// ClockTest
module ClockTest(
	input clk,
	input rst,
	input btn,
	output reg [6:0] seg,  
	output reg [3:0] an,
	output reg buttons_pressed, 
	output reg buttons_released 
);
==> flow/config.mk <==
export PLATFORM = sky130hd
export DESIGN_NAME = ClockTest
export DESIGN_NICKNAME = ClockTest
export VERILOG_FILES = /design/flow/design.v
export SDC_FILE = /design/flow/constraint.sdc
export NUM_CORES = 4
export LEC_CHECK = 0
export ABC_AREA = 1
export CAP_MARGIN = 20
export CORE_MARGIN = 2
export CORE_UTILIZATION = 72
export CTS_CLUSTER_DIAMETER = 294
export CTS_CLUSTER_SIZE = 98
export PLACE_DENSITY = 0.43
export SLEW_MARGIN = 20
export TNS_END_PERCENT = 5
==> flow/constraint.sdc <==
create_clock -name core_clock -period 20.8 [get_ports {clk}]
set_input_delay 4.1600 -clock core_clock [delete_from_list [all_inputs] [get_ports {clk}]]
set_output_delay 4.1600 -clock core_clock [all_outputs]
set_load 0.01 [all_outputs]
run.sh (not shown) runs the stock make flow with config.mk's settings and CLKGATE_MAP_FILE=.
The first run did not get past global routing (5_1_grt) with GRT-0116.
Rerun with:
Settings changed: CTS_CLUSTER_DIAMETER 294 to 377, CTS_CLUSTER_SIZE 98 to 10, PLACE_DENSITY 0.43 to not set, SETUP_SLACK_MARGIN set to 2.18, TNS_END_PERCENT 5 to not set.
Clock period 20.8 ns to 7.41 ns, I/O delays scaled along.
This time the run stopped in clock tree synthesis (4_1_cts).
Synthesized area does not change.
Synthesized cell count stays the same.
Die size is unchanged.
Rerun with:
Settings changed: CTS_CLUSTER_DIAMETER 377 to not set, CTS_CLUSTER_SIZE 10 to 79, MAX_ROUTING_LAYER set to met4, PLACE_DENSITY_LB_ADDON set to 0.01, SETUP_SLACK_MARGIN 2.18 to not set.
Clock period 7.41 ns to 25.6 ns, I/O delays scaled along.
The new run completed with no timing, DRC or antenna violations.
Die size does not change.
Area after synthesis stays the same.
Synthesized cell count does not change.
Rerun with:
Settings changed: CORE_ASPECT_RATIO set to 1.41, CORE_UTILIZATION 72 to 71, CTS_CLUSTER_DIAMETER set to 204, CTS_CLUSTER_SIZE 79 to 72, SETUP_SLACK_MARGIN set to 3.56.
=> This time the run never finished: it broke off in global routing (5_1_grt) on GRT-0232; synthesized area does not change; synthesized cell count is unchanged; die area grows by 1.4%.
Rerun with:
Settings changed: CORE_ASPECT_RATIO 1.41 to not set, CORE_UTILIZATION 71 to 72, CTS_CLUSTER_DIAMETER 204 to 374, CTS_CLUSTER_SIZE 72 to 100, MAX_ROUTING_LAYER met4 to not set, PLACE_DENSITY set to 0.4, PLACE_DENSITY_LB_ADDON 0.01 to not set, SETUP_SLACK_MARGIN 3.56 to not set.
With this change the flow finished with timing, DRC and antenna clean.
Die size decreases slightly.
Synthesized cell count does not change.
Area after synthesis stays the same.
Rerun with:
Settings changed: CELL_PAD_IN_SITES_DETAIL_PLACEMENT set to 0, CELL_PAD_IN_SITES_GLOBAL_PLACEMENT set to 0, CORE_ASPECT_RATIO set to 0.89, CTS_CLUSTER_DIAMETER 374 to 75, CTS_CLUSTER_SIZE 100 to 24, GPL_ROUTABILITY_DRIVEN set to 1, HOLD_SLACK_MARGIN set to -0.1, PLACE_DENSITY 0.4 to not set, PLACE_DENSITY_LB_ADDON set to 0.27, SETUP_SLACK_MARGIN set to 3.83.
This time the run ended with an error in global routing (5_1_grt), error GRT-0232.
Die size is about the same.
Synthesized cell count stays the same.
Synthesized area does not change.

* * *

The RTL this note starts from:
==> flow/design.v <==
`timescale 1ns / 1ps
module button_debounce (
    input clk,        
    input rst,        
    input button_in,  
    output reg button_out  
);
    parameter integer DEBOUNCE_TIME = 200; 
    reg [19:0] counter;
    reg button_state;
    always @(posedge clk or posedge rst) begin
        if (rst) begin
            counter <= 0;
            button_state <= 0;
            button_out <= 0;
        end else begin
            if (button_in != button_state) begin
                counter <= counter + 1;
                if (counter >= DEBOUNCE_TIME) begin
                    button_state <= button_in;
                    button_out <= button_in;
                    counter <= 0;
                end
            end else begin
                counter <= 0;
            end
        end
    end
endmodule
`timescale 1ns / 1ps
module operatorremainder(
    input [35:0] n,
    output reg is_multiple
);
	parameter DIVISOR = 20000;
	reg [35:0] temp;
	reg [35:0] quotient;
	reg [35:0] remainder;
	integer i;
	always @(*) begin
        temp = n;
        quotient = 0;
        remainder = 0;
        for (i = 35; i >= 0; i = i - 1) begin
            quotient = (quotient << 1) | (temp[i] ? 1'b1 : 1'b0);
            if (quotient >= DIVISOR) begin
                quotient = quotient - DIVISOR;
                remainder = (remainder << 1) | 1'b1;
            end else begin
                remainder = (remainder << 1);
            end
        end
        is_multiple = (quotient == 0);
    end
endmodule
`timescale 1ns / 1ps
module ClockTest(
	input clk,
	input rst,
	input btn,
	output reg [6:0] seg,  
	output reg [3:0] an,
	output reg buttons_pressed, 
	output reg buttons_released 
);
	wire is_divisible;  
   reg [7:0] counter;  
   reg [35:0] cnt;	 
   wire buttons_out;
	reg buttons_out_prev;
   wire [6:0] segments [15:0];  
	reg [3:0] ones;  
   reg [3:0] tens;  
	reg [3:0] s_ones;  
	reg [3:0] s_tens;  
   reg [6:0] refresh_counter;  
   reg refresh_flag;	 
   reg [7:0] clk_display;  
      assign segments[0] = 7'b1000000;   
      assign segments[1] = 7'b1111001;   
      assign segments[2] = 7'b0100100;   
      assign segments[3] = 7'b0110000;   
      assign segments[4] = 7'b0011001;   
      assign segments[5] = 7'b0010010;   
      assign segments[6] = 7'b0000010;   
      assign segments[7] = 7'b1111000;   
      assign segments[8] = 7'b0000000;   
      assign segments[9] = 7'b0010000;   
      assign segments[10] = 7'b0001000;  
      assign segments[11] = 7'b0000011;  
      assign segments[12] = 7'b1000110;  
      assign segments[13] = 7'b0100001;  
      assign segments[14] = 7'b0000110;  
      assign segments[15] = 7'b0001110;  
   button_debounce debounce (
		.clk(clk),
		.rst(rst),
		.button_in(btn),
		.button_out(buttons_out)
   );
   operatorremainder remainder (
        .n(cnt),
        .is_multiple(is_divisible)
    );
   always @ (posedge clk or posedge rst) begin
      if (rst) begin  
         cnt <= 0;
         counter <= 0;
			ones <= 0;
			tens <= 0;
			s_ones <= 0;
			s_tens <= 0;
			clk_display <= 0;
			buttons_out_prev <= 0;
			buttons_pressed <= 0;
			buttons_released <= 0;
      end else begin
			if(cnt == 1_200_000 -1) begin 
				cnt <= 0;
				ones <= 0;
				tens <= 0;
				s_ones <= 0;
				s_tens <= 0;
				clk_display <= 0;
			end else begin
			if (is_divisible) begin 
				if(clk_display == 60) begin
					s_ones <= 0;
					s_tens <= 0;
				end else begin
					clk_display <= clk_display+1;
					if(s_ones == 9) begin
						s_ones <= 0;
						s_tens <= s_tens + 1;
					end else begin
						s_ones <= s_ones + 1;
					end
				end
			end
			buttons_out_prev <= buttons_out;
			buttons_pressed <= (buttons_out & ~buttons_out_prev);	  
			buttons_released <= (~buttons_out & buttons_out_prev);  
			if (buttons_pressed) begin
				if (ones == 9) begin
					ones <= 0;
					if (tens == 9) begin
						tens <= 0;
					end else begin
						tens <= tens + 1;
					end
				end else begin
				ones <= ones + 1;
				end
			end
			cnt <= cnt + 1;
         end   
      end
   end
	always @(posedge clk or posedge rst) begin
		if (rst) begin
			refresh_counter <= 0;
			refresh_flag <= 0;
		end else begin
		refresh_counter <= refresh_counter + 1;
		if (refresh_counter == 250) begin   
			refresh_counter <= 0;
			refresh_flag <= ~refresh_flag;
		end
		end
	end
	always @(posedge clk or posedge rst) begin
		if (rst) begin
			seg <= 7'b1111111;
			an <= 4'b1111;
		end else
		case (refresh_counter[6:5])
			2'b00: begin
				seg <= segments[ones];
				an <= 4'b1110; 
			end
			2'b01: begin
				seg <= segments[tens];
				an <= 4'b1101; 
			end
				2'b10: begin
				seg <= segments[s_ones];
				an <= 4'b1011; 
			end
				2'b11: begin
				seg <= segments[s_tens];
				an <= 4'b0111; 
			end
		endcase
end
endmodule
export LEC_CHECK = 0
export ABC_AREA = 1
export CAP_MARGIN = 20
export CORE_MARGIN = 2
export CORE_UTILIZATION = 72
export MAX_ROUTING_LAYER = met4
export PLACE_DENSITY_LB_ADDON = 0.01
export SETUP_SLACK_MARGIN = 2.71
export SLEW_MARGIN = 20
create_clock -name core_clock -period 25.9 [get_ports {clk}]
The starting point produced a clean layout.
Change:
- ABC_AREA: 1 -> default
- CORE_UTILIZATION: 72 -> 18
- MAX_ROUTING_LAYER: met4 -> default
- PLACE_DENSITY_LB_ADDON: 0.01 -> default
- SETUP_SLACK_MARGIN: 2.71 -> default
- clock period: 25.9 -> 46.0 ns (I/O delays scaled with it)
Count of clock-buffer cells in the layout climbs by 1.
Design area drops by about a fifth.
Power drops by well over a third.
Core utilization drops by 64 points.
Change:
- ABC_AREA: default -> 1
- CORE_UTILIZATION: 18 -> 70
- CTS_CLUSTER_SIZE: default -> 90
- HOLD_SLACK_MARGIN: default -> -0.1
- MAX_ROUTING_LAYER: default -> met4
- clock period: 46.0 -> 45.2 ns (I/O delays scaled with it)
What happened: Setup slack gains 12 ns; non-clock buffer count goes down by 44; area after synthesis goes up by 15%; synthesized cell count goes up by 33%; worst hold slack loses 0.010 ns; maximum frequency goes up by 41%; critical path depth goes up by 33; die size goes down by 70%.
Change:
- CORE_UTILIZATION: 70 -> 72
- CTS_CLUSTER_SIZE: 90 -> default
- HOLD_SLACK_MARGIN: -0.1 -> default
- MAX_ROUTING_LAYER: met4 -> default
- PLACE_DENSITY: default -> 0.4
- clock period: 45.2 -> 27.1 ns (I/O delays scaled with it)
Effect: Core utilization went up by 4.2 points; global-route usage went up by 0.20 points; routed wire length went up by 3.7%; clock power went up by about 60%; final cell count went up by 1.2%; die area went down by 2.7%; via count went up by 3.5%; clock-buffer cell count stays the same; clock skew barely changes.
Change:
- ABC_AREA: 1 -> default
- CORE_UTILIZATION: 72 -> 40
- PLACE_DENSITY: 0.4 -> default
- clock period: 27.1 -> 46.0 ns (I/O delays scaled with it)
Outcome:
- total power fell by 35%
- sequential power fell by 36%
- hold slack gains 0.017 ns
- clock power fell by 44%
- wire length rose by 8.3%
- maximum frequency fell by 42%
No activity file was given, so power comes from the tool's default toggle rates.
